== run 1 ==
// fc_head
module fc_head #(
    parameter DATA_WIDTH = 16,
    parameter NUM_INPUTS = 1024,
    parameter NUM_OUTPUTS = 4
)(
    input clk,
    input rst,
    input [DATA_WIDTH-1:0] myinput,
    input [DATA_WIDTH*NUM_OUTPUTS-1:0] myweights,
    input myinputValid,
    output [DATA_WIDTH*NUM_OUTPUTS-1:0] softmax_out,
    output softmax_valid,
    output [7:0] led_control,
    output [DATA_WIDTH*NUM_OUTPUTS-1:0] logits
);
Size in the first run: about 630 flip-flops, ~220 I/O pins.
make LEC_CHECK=0 CAP_MARGIN=20 CORE_MARGIN=2 CORE_UTILIZATION=72 PLACE_DENSITY_LB_ADDON=0.01 SETUP_SLACK_MARGIN=0.55 SLEW_MARGIN=20 finish   # period 2.17 ns
run.sh (not shown) runs the stock make flow with config.mk's settings and CLKGATE_MAP_FILE=.
Run 1 failed in 5_1_grt with GRT-0116.
Changes in run 2 relative to run 1:
Settings: PLACE_DENSITY_LB_ADDON no longer set, was 0.01; CTS_CLUSTER_SIZE now 37, previously not set; CORE_UTILIZATION now 70, was 72; SETUP_SLACK_MARGIN no longer set, was 0.55; the clock period (ns, I/O delays scaled along) now 6.36, was 2.17.
Results
Run 2 finished all stages; however, its layout fails the closing checks, the failures being setup timing. Summary of run 2 over run 1: die area rose by about 2.8%, detailed-placement wirelength estimate fell by about 23%, synthesized cell count stayed essentially flat.
Input changes introduced in run 3 (baseline for comparison: run 2):
Settings: CORE_UTILIZATION changed from 70 to 72; MAX_ROUTING_LAYER newly set to met4; CTS_CLUSTER_SIZE removed (was 37); CTS_CLUSTER_DIAMETER newly set to 151; CAP_MARGIN changed from 20 to 15; HOLD_SLACK_MARGIN newly set to -0.09; the clock period (ns, I/O delays scaled along) changed from 6.36 to 6.01.
==> results <==
Area share of fa/ha/maj cells after synthesis: run 3 vs run 2 — no meaningful difference. Delta (run 3 minus run 2): compound-cell area share of the yosys netlist saw little to no change, overall chip area shows a reduction of about 2.7%, effective utilization at floorplan rose 2.2 points, placed cell area now sits higher. Clock sink total essentially unchanged between run 3 and run 2. Relative to run 2, run 3 improves total core area. Summary of the comparison: global placement routability congestion is higher in run 3, relative to run 2. Chip area from the yosys synthesis statistics: run 3 vs run 2 identical. Between run 3 and run 2, the difference in fraction of synthesized area in multiplexers is negligible. Run 3: it failed with a tool error in 5_1_grt, so there are no final results.
Here is what was changed in the inputs of run 4 compared with run 3.
Settings: a deleted HOLD_SLACK_MARGIN that had been -0.09; an added SETUP_SLACK_MARGIN of 1.36; a deleted CTS_CLUSTER_DIAMETER that had been 151; a change of CORE_UTILIZATION from 72 to 40; a change of CAP_MARGIN from 15 to 20; a deleted MAX_ROUTING_LAYER that had been met4; a change of the clock period (ns, I/O delays scaled along) from 6.01 to 7.63.
Findings:
Run 4 finished every step from synthesis to the final layout, and the layout passed the timing, DRC and antenna checks. The count of cell types in the netlist on run 4 is in line with that on run 3. Taking run 3 as the reference, in run 4 cell area after placement shrank by 3.3%; height of the chip saw an increase. Taking run 3 as the reference, in run 4 share of the core filled by cells before placement has decreased; number of core rows has increased.
[inputs] run 5 vs run 4
Settings: SETUP_SLACK_MARGIN: 1.36 -> 1.77; CORE_UTILIZATION: 40 -> 70; CTS_CLUSTER_SIZE: unset -> 32; the clock period (ns, I/O delays scaled along): 7.63 -> 6.56.
## What came out
The final report for run 5 shows a completed flow and a layout that fails verification, specifically setup timing.
Global-route usage, run 5 and run 4: higher on run 5
Cell area deteriorates in run 5 relative to run 4.
In the reports for run 5 and run 4, the larger largest incremental delay on the critical path belongs to run 5.
Ratio of routed vias to standard cells, run 5 and run 4: lower on run 4
Between run 4 and run 5, the flow reports count of placed standard cells including taps decreasing by a little under 10%.
As far as netlist area before placement goes, run 4 and run 5 are indistinguishable; the numbers are identical.
softmax_inst.sum_exp[15] as the worst setup path startpoint was reported by run 4, and weights[27] by run 5.
From run 5 to run 4, unique cell type count in the Yosys netlist did not move at all.
Higher via count among run 5 and run 4: run 5
Relative to run 4, quantity of gates resized following cts increased by 210% in run 5.
Taking run 4 as the reference point, the first-pass GRT wire length of run 5 rises by 6.3%.
Row depth of the worst register-to-register path: run 5 lower / run 4 higher
### run 5 -> run 6
Settings: clearing SETUP_SLACK_MARGIN, which used to be 1.77; putting HOLD_SLACK_MARGIN at -0.09 where nothing was set; swapping 32 for 41 in CTS_CLUSTER_SIZE; swapping 20 for 15 in CAP_MARGIN; swapping 70 for 72 in CORE_UTILIZATION; putting MAX_ROUTING_LAYER at met4 where nothing was set; swapping 6.56 for 6.36 in the clock period (ns, I/O delays scaled along).
Diff run 5 -> run 6: wire length went down, share of the clock period used by the worst path after layout saw an increase, count of clock-buffer cells in the layout down 10%.
Run 6 vs run 5 — global routing usage on met2 dropped 1.5 points.
Setup slack on run 6 is behind run 5.
The flow completed for run 6, but it is not clean: the layout still shows setup timing.
First-iteration DRC count (run 6 vs. run 5) decreases by more than a quarter
